==> build 72: inputs <==
// connect_four
module connect_four(
    input clock,
    input reset,                        
    input rbtn, lbtn, mbtn, bbtn,
    output logic [7:0] row, greenColumn, blueColumn  
    );
==> flow/config.mk <==
export PLATFORM = sky130hd
export DESIGN_NAME = connect_four
export DESIGN_NICKNAME = connect_four
export VERILOG_FILES = /design/flow/design.v
export SDC_FILE = /design/flow/constraint.sdc
export NUM_CORES = 4
export LEC_CHECK = 0
export ABC_AREA = 1
export CAP_MARGIN = 5
export CELL_PAD_IN_SITES_DETAIL_PLACEMENT = 2
export CORE_MARGIN = 2
export CORE_UTILIZATION = 60
export CTS_CLUSTER_SIZE = 46
export GPL_ROUTABILITY_DRIVEN = 0
export GPL_TIMING_DRIVEN = 0
export MAX_ROUTING_LAYER = met5
export MIN_ROUTING_LAYER = met1
export PLACE_DENSITY = 0.6
export SLEW_MARGIN = 0
export TNS_END_PERCENT = 85
==> flow/constraint.sdc <==
create_clock -name core_clock -period 4.72 [get_ports {clock}]
set_input_delay 0.9440 -clock core_clock [delete_from_list [all_inputs] [get_ports {clock}]]
set_output_delay 0.9440 -clock core_clock [all_outputs]
set_load 0.01 [all_outputs]
run.sh (not shown) runs the stock make flow with config.mk's settings and CLKGATE_MAP_FILE=.
==> inputs of trial 16, as changes to build 72 <==
- ABC_AREA: 1 -> not set
- CAP_MARGIN: 5 -> 20
- CELL_PAD_IN_SITES_DETAIL_PLACEMENT: 2 -> not set
- CORE_UTILIZATION: 60 -> 40
- CTS_CLUSTER_SIZE: 46 -> not set
- GPL_ROUTABILITY_DRIVEN: 0 -> not set
- GPL_TIMING_DRIVEN: 0 -> not set
- MAX_ROUTING_LAYER: met5 -> not set
- MIN_ROUTING_LAYER: met1 -> not set
- SETUP_SLACK_MARGIN: not set -> 0.76
- SLEW_MARGIN: 0 -> 20
- TNS_END_PERCENT: 85 -> not set
==> flow/constraint.sdc (replaced) <==
create_clock -name core_clock -period 4.94 [get_ports {clock}]
set_input_delay 0.9880 -clock core_clock [delete_from_list [all_inputs] [get_ports {clock}]]
set_output_delay 0.9880 -clock core_clock [all_outputs]
set_load 0.01 [all_outputs]
==> inputs of trial 18, as changes to build 72 <==
- ABC_AREA: 1 -> not set
- CAP_MARGIN: 5 -> 20
- CELL_PAD_IN_SITES_DETAIL_PLACEMENT: 2 -> 0
- CELL_PAD_IN_SITES_GLOBAL_PLACEMENT: not set -> 0
- CORE_ASPECT_RATIO: not set -> 0.55
- CORE_UTILIZATION: 60 -> 66
- CTS_CLUSTER_SIZE: 46 -> not set
- GPL_ROUTABILITY_DRIVEN: 0 -> not set
- GPL_TIMING_DRIVEN: 0 -> 1
- MAX_ROUTING_LAYER: met5 -> not set
- MIN_ROUTING_LAYER: met1 -> not set
- PLACE_DENSITY: 0.6 -> not set
- PLACE_DENSITY_LB_ADDON: not set -> 0.08
- SETUP_SLACK_MARGIN: not set -> -0.29
- SLEW_MARGIN: 0 -> 20
- TNS_END_PERCENT: 85 -> 40
==> flow/constraint.sdc (replaced) <==
create_clock -name core_clock -period 4.22 [get_ports {clock}]
set_input_delay 0.8440 -clock core_clock [delete_from_list [all_inputs] [get_ports {clock}]]
set_output_delay 0.8440 -clock core_clock [all_outputs]
set_load 0.01 [all_outputs]
==> run_results.csv <==
group,metric,value,unit
yosys,yosys.area_share.simple,21.6,%
yosys,adder_share,2.15,%
run_status,status,"finished clean",
yosys,synth.distinct_cells,80,
floorplan,initCoreUtil,68.3,%
floorplan,die-area,0.0197,sq mm
floorplan,fp-row-count,36,
yosys,area_leaders,"dfxtp_1 (41%), mux4_2 (6.3%), a21oi_1 (5.9%), nor2_1 (5.6%), nand2_1 (3.3%)",
yosys,synth.area.mux_share,9.37,%
That was trial 18.
==> run_results.csv <==
group,metric,value,unit
run_status,status,"finished clean",
yosys,synth.area.mux_share,9.37,%
floorplan,fp-row-count,64,
floorplan,initCoreUtil,40.3,%
yosys,adder_share,2.15,%
yosys,yosys.area_share.simple,21.6,%
That was trial 16.
==> run_results.csv <==
group,metric,value,unit
run_status,status,"aborted with a tool error",
run_status,stop_stage,"3_5_place_dp",
run_status,stop_error,"[ERROR DPL-0033] detailed placement checks failed during check placement.",
yosys,yosys.area_share.simple,28.6,%
yosys,area_leaders,"dfxtp_1 (38%), nand2_1 (12%), inv_1 (8.2%), a21oi_1 (5.4%), o21ai_0 (5.2%)",
yosys,adder_share,1.96,%
floorplan,fp-row-count,54,
That was build 72.

========
==> quartz: inputs <==
==> flow/design.v <==
`timescale 1ns / 1ps
module debounce_one_shot(
    input CLK,
    input EN,
    input RST,
    input BTN,
    output logic DB_BTN
    );
    localparam logic [7:0] c_LOW_GOING_HIGH_CLOCKS = 8'h19;  
    localparam logic [7:0] c_HIGH_GOING_LOW_CLOCKS = 8'h33;  
    localparam logic [7:0] c_ONE_SHOT_CLOCKS       = 8'h01;  
    typedef enum { ST_init, ST_BTN_low, ST_BTN_low_to_high, ST_BTN_high, ST_BTN_high_to_low, ST_one_shot} STATES;
    STATES NS, PS;
    logic [7:0] s_db_count;
    logic s_count_rst, s_count_inc;
    always_ff @(posedge CLK) begin
        if (RST == 1'b1)
            s_db_count <= 8'h00;
        else if (EN == 1'b1) begin
            if (s_count_rst == 1'b1)
                s_db_count <= 8'h00;
            else if (s_count_inc == 1'b1)
                s_db_count <= s_db_count + 1;
        end
    end
    always_ff @(posedge CLK) begin
       if (RST == 1'b1)
           PS <= ST_init;
       else if (EN == 1'b1)
           PS <= NS; 
    end
    always_comb begin
        NS = ST_init;
        DB_BTN = 1'b0;
        s_count_rst = 1'b0;
        s_count_inc = 1'b0;
        case (PS)
            ST_init: begin           
                NS = ST_BTN_low;
                DB_BTN = 1'b0;
                s_count_rst = 1'b1;
            end
            ST_BTN_low: begin    
                if (BTN == 1'b1) begin        
                    NS = ST_BTN_low_to_high;  
                    s_count_inc = 1'b1;        
                end
                else begin
                    NS = ST_BTN_low;         
                    s_count_rst = 1'b1;
                end
            end
            ST_BTN_low_to_high: begin    
                if (BTN == 1'b1) begin   
                    if (s_db_count == c_LOW_GOING_HIGH_CLOCKS) begin 
                        NS = ST_BTN_high;
                        s_count_rst = 1'b1;
                    end
                    else begin           
                        NS = ST_BTN_low_to_high;
                        s_count_inc = 1'b1;
                    end
                end
                else begin               
                    NS = ST_BTN_low;
                    s_count_rst = 1'b1;
                end
            end
            ST_BTN_high: begin           
                if (BTN == 1'b1) begin 
                    NS = ST_BTN_high;
                    s_count_rst = 1'b1;
                end
                else begin               
                    NS = ST_BTN_high_to_low;
                    s_count_inc = 1'b1;
                end
            end
            ST_BTN_high_to_low: begin
                if (BTN == 1'b0) begin   
                    if (s_db_count == c_HIGH_GOING_LOW_CLOCKS) begin 
                        NS = ST_one_shot;
                        s_count_rst = 1'b1;
                    end
                    else begin           
                        NS = ST_BTN_high_to_low;
                        s_count_inc = 1'b1;
                    end
                end
                else begin               
                    NS = ST_BTN_high;
                    s_count_rst = 1'b1;
                end 
            end
            ST_one_shot: begin   
                if (s_db_count == c_ONE_SHOT_CLOCKS) begin  
                    NS = ST_init;
                    s_count_rst = 1'b1;
                    DB_BTN = 1'b0;
                end
                else begin               
                    NS = ST_one_shot;
                    s_count_inc = 1'b1;
                    DB_BTN = 1'b1;
                end
            end
            default: begin               
                NS = ST_init;
                s_count_rst = 1'b1;
                s_count_inc = 1'b0;
                DB_BTN = 1'b0;
            end
        endcase
    end
endmodule
`timescale 1ns / 1ps
module position_mover(   
    input RBTN,  
    input LBTN,  
    input clock,
    input en,
    input reset,
    input rst,
    output [2:0] columnPosition
    );
    logic [2:0] position;
    always_ff @(posedge clock) begin
        if (reset)
            position <= 3'b011;
        else if (!en)
            position <= position;
        else if (rst)
            position <= 3'b011;
        else begin
            if(RBTN && !LBTN && position < 6)        
                position <= position + 1;
            else if (LBTN && !RBTN && position > 0)  
                position <= position - 1;
        end
    end   
    assign columnPosition = position;  
endmodule
`timescale 1ns / 1ps
module game_state(
    input clock,
    input en,                                
    input reset,                             
    input rst,                               
    input select,                            
    input [2:0] columnPosition,
    output logic [7:0][7:0] green_grid,        
    output logic [7:0][7:0] blue_grid        
    );
    reg turn;     
    always_ff @ (posedge clock) begin 
        if (reset)
            turn <= 0;
        else if (!en)
            turn <= turn;
        else if (rst)                                 
            turn <= 0;
        else begin
            if (select)                          
                turn <= ~turn;
        end
    end
    reg [7:0] topRow;
    always_comb begin
        case (columnPosition)
            3'b000: topRow = 8'b01111111;                
            3'b001: topRow = 8'b10111111;                
            3'b010: topRow = 8'b11011111;
            3'b011: topRow = 8'b11101111;
            3'b100: topRow = 8'b11110111;
            3'b101: topRow = 8'b11111011;
            3'b110: topRow = 8'b11111101;
            default: topRow = 8'b11111111;
        endcase;
    end
    reg [6:0][2:0] columnCount;                  
    always_ff @ (posedge clock) begin
        if (reset) begin
            for(int i = 0; i < 7; i ++) begin 
                columnCount[i] <= 3'b000; 
            end
        end
        else if (!en) begin
        end
        else if (rst) begin                                 
            for(int i = 0; i < 7; i ++) begin 
                columnCount[i] <= 3'b000; 
            end
        end    
        else begin
            if(select && columnCount[columnPosition] < 5)   
                columnCount[columnPosition] <= columnCount[columnPosition] + 1;
        end
    end
    always_ff @ (posedge clock) begin
      if (reset) begin
        for(int i = 0; i < 8; i++) begin
            green_grid[i] <= 8'b11111111;
            blue_grid[i] <= 8'b11111111;
        end
      end
      else if (en) begin
        case (turn)
            (1'b0): begin 
                    green_grid[0] <= topRow;
                    blue_grid[0] <= 8'b11111111;
             end
            (1'b1): begin
                blue_grid[0] <= topRow;
                green_grid[0] <= 8'b11111111;
             end
        endcase
        if (rst) begin                           
            for(int i = 1; i < 8; i++) begin
                green_grid[i] <= 8'b11111111;
                blue_grid[i] <= 8'b11111111;
            end
        end 
        else begin
            if (select) begin                    
                case (turn)
                    (1'b0):  green_grid[7 - columnCount[columnPosition]][7 - columnPosition] <= 1'b0; 
                    (1'b1): blue_grid[7 - columnCount[columnPosition]][7 - columnPosition] <= 1'b0;
                endcase
            end
        end
      end
    end
endmodule
`timescale 1ns / 1ps
module matrix_driver(
    input clock,  
    input en,
    input reset,
    input [7:0][7:0] green_grid, blue_grid,        
    output logic [7:0] green_driver, blue_driver, row_driver    
    );
    logic [2:0] count;                           
    always_ff @ (posedge clock) begin
        if (reset)
            count <= 3'b000;
        else if (en)
            count <= count + 3'b001;
    end
    always @ (*)  begin                           
        case (count)                             
            3'b000: row_driver = 8'b00000001;        
            3'b001: row_driver = 8'b00000010;       
            3'b010: row_driver = 8'b00000100;
            3'b011: row_driver = 8'b00001000;
            3'b100: row_driver = 8'b00010000;
            3'b101: row_driver = 8'b00100000;
            3'b110: row_driver = 8'b01000000;
            3'b111: row_driver = 8'b10000000;
            default: row_driver = 8'b00000000;
        endcase
    end
    assign green_driver = green_grid[count];         
    assign blue_driver = blue_grid[count];
endmodule
`timescale 1ns / 1ps
module connect_four(
    input clock,
    input reset,                        
    input rbtn, lbtn, mbtn, bbtn,
    output logic [7:0] row, greenColumn, blueColumn  
    );
    logic inter_clock, db_mbtn, db_bbtn, db_lbtn, db_rbtn;
    logic [7:0][7:0] blue_gridTest, green_gridTest;
    logic [2:0] position;
    logic [7:0] topRow;
    clk_div MYCLOCK (
        .clk(clock),
        .reset(reset),
        .sclk(inter_clock)
    );   
    debounce_one_shot debouncer1 (
        .CLK(clock),
        .EN(inter_clock),
        .RST(reset),
        .BTN(mbtn),
        .DB_BTN(db_mbtn)
    );
    debounce_one_shot debouncer2 (
        .CLK(clock),
        .EN(inter_clock),
        .RST(reset),
        .BTN(bbtn),
        .DB_BTN(db_bbtn)
    );
    debounce_one_shot debouncer3 (   
        .CLK(clock),
        .EN(inter_clock),
        .RST(reset),
        .BTN(rbtn),
        .DB_BTN(db_rbtn)
    );
    debounce_one_shot debouncer4 (   
        .CLK(clock),
        .EN(inter_clock),
        .RST(reset),
        .BTN(lbtn),
        .DB_BTN(db_lbtn)
    );
    position_mover mover(
        .RBTN(db_rbtn),
        .LBTN(db_lbtn),
        .rst(db_bbtn),
        .clock(clock),
        .en(inter_clock),
        .reset(reset),
        .columnPosition(position)
    );
    game_state game(
        .clock(clock),
        .en(inter_clock),
        .reset(reset),
        .rst(db_bbtn),
        .select(db_mbtn),
        .columnPosition(position),
        .green_grid(green_gridTest),
        .blue_grid(blue_gridTest)
    );
    matrix_driver driver (
        .clock(clock),
        .en(inter_clock),
        .reset(reset),
        .blue_grid(blue_gridTest),
        .green_grid(green_gridTest),
        .green_driver(greenColumn),
        .blue_driver(blueColumn),
        .row_driver(row)
    );
endmodule
module clk_div (
    input clk,
    input reset,
    output sclk
    );
  localparam integer MAX_COUNT = 60; 
  integer div_cnt;
  reg tmp_clk; 
   always @ (posedge clk)              
   begin
         if (reset)
         begin
            tmp_clk <= 0;
            div_cnt <= 0;
         end else if (div_cnt == MAX_COUNT) 
         begin
            tmp_clk <= ~tmp_clk; 
            div_cnt <= 0;
         end else
            div_cnt <= div_cnt + 1;  
   end 
   assign sclk = (div_cnt == MAX_COUNT) && !tmp_clk; 
endmodule
==> flow/run.sh <==
#!/bin/bash
# the make line also repeats each setting of config.mk as NAME=value (left out here)
make -C /OpenROAD-flow-scripts/flow DESIGN_CONFIG=/design/flow/config.mk WORK_HOME=/design/flow/orfs CLKGATE_MAP_FILE= finish
==> flow/config.mk <==
export PLATFORM = sky130hd
export DESIGN_NAME = connect_four
export DESIGN_NICKNAME = connect_four
export VERILOG_FILES = /design/flow/design.v
export SDC_FILE = /design/flow/constraint.sdc
export NUM_CORES = 4
export LEC_CHECK = 0
export ABC_AREA = 1
export CAP_MARGIN = 20
export CORE_MARGIN = 2
export CORE_UTILIZATION = 72
export CTS_CLUSTER_DIAMETER = 97
export CTS_CLUSTER_SIZE = 35
export PLACE_DENSITY_LB_ADDON = 0.15
export SETUP_SLACK_MARGIN = 0.85
export SLEW_MARGIN = 20
==> flow/constraint.sdc <==
create_clock -name core_clock -period 2.96 [get_ports {clock}]
set_input_delay 0.5920 -clock core_clock [delete_from_list [all_inputs] [get_ports {clock}]]
set_output_delay 0.5920 -clock core_clock [all_outputs]
set_load 0.01 [all_outputs]
==> indigo: changes against quartz <==
CORE_UTILIZATION = 62   (was 72)
CTS_CLUSTER_DIAMETER = not set   (was 97)
CTS_CLUSTER_SIZE = not set   (was 35)
PLACE_DENSITY = 0.6   (was not set)
PLACE_DENSITY_LB_ADDON = not set   (was 0.15)
SETUP_SLACK_MARGIN = not set   (was 0.85)
==> flow/constraint.sdc (replaced) <==
create_clock -name core_clock -period 10.3 [get_ports {clock}]
set_input_delay 2.0600 -clock core_clock [delete_from_list [all_inputs] [get_ports {clock}]]
set_output_delay 2.0600 -clock core_clock [all_outputs]
set_load 0.01 [all_outputs]
==> willow: changes against quartz <==
ABC_AREA = not set   (was 1)
CELL_PAD_IN_SITES_DETAIL_PLACEMENT = 0   (was not set)
CELL_PAD_IN_SITES_GLOBAL_PLACEMENT = 0   (was not set)
CORE_ASPECT_RATIO = 1.16   (was not set)
CTS_CLUSTER_DIAMETER = not set   (was 97)
CTS_CLUSTER_SIZE = 13   (was 35)
GPL_TIMING_DRIVEN = 1   (was not set)
PLACE_DENSITY_LB_ADDON = 0.08   (was 0.15)
SETUP_SLACK_MARGIN = not set   (was 0.85)
TNS_END_PERCENT = 40   (was not set)
==> flow/constraint.sdc (replaced) <==
create_clock -name core_clock -period 2.95 [get_ports {clock}]
set_input_delay 0.5900 -clock core_clock [delete_from_list [all_inputs] [get_ports {clock}]]
set_output_delay 0.5900 -clock core_clock [all_outputs]
set_load 0.01 [all_outputs]
==> summary of the runs <==
willow ran to the end with violations: setup timing. quartz aborted during global routing. indigo finished clean. Of willow and indigo, willow has the higher hold slack (gap 0.019 ns). The total power of willow is 3.3 times that of indigo. Critical path depth is the same in indigo and willow. In indigo the first-iteration DRC count is smaller than in willow, by 23%. In quartz the die size is larger than in willow, by about 9%.
==> figures <==
metric	willow	indigo	quartz
Tool Warnings	37	37	-
Clock net power	3.37 mW	1.06 mW	-
Die Wd	125.1 um	151.1 um	140.5 um
Crit path launch type	flip-flop	flip-flop	-
Overall routed net length	36.37 mm	36.13 mm	-
ANT cells	1	0	-
Top-area cell type share of the netlist area	0.4138	0.3777	0.3777
R2R Setup Slk	-0.009 ns	5.68 ns	-
Result of the run	finished with violations	complete, no violations	did not finish
Last stage reached	-	-	global routing
Layout check failures	setup timing	-	-
Yosys simple share	0.2161	0.2864	0.2864
CTS buffer count	26	28	11
No activity file was given, so power comes from the tool's default toggle rates.
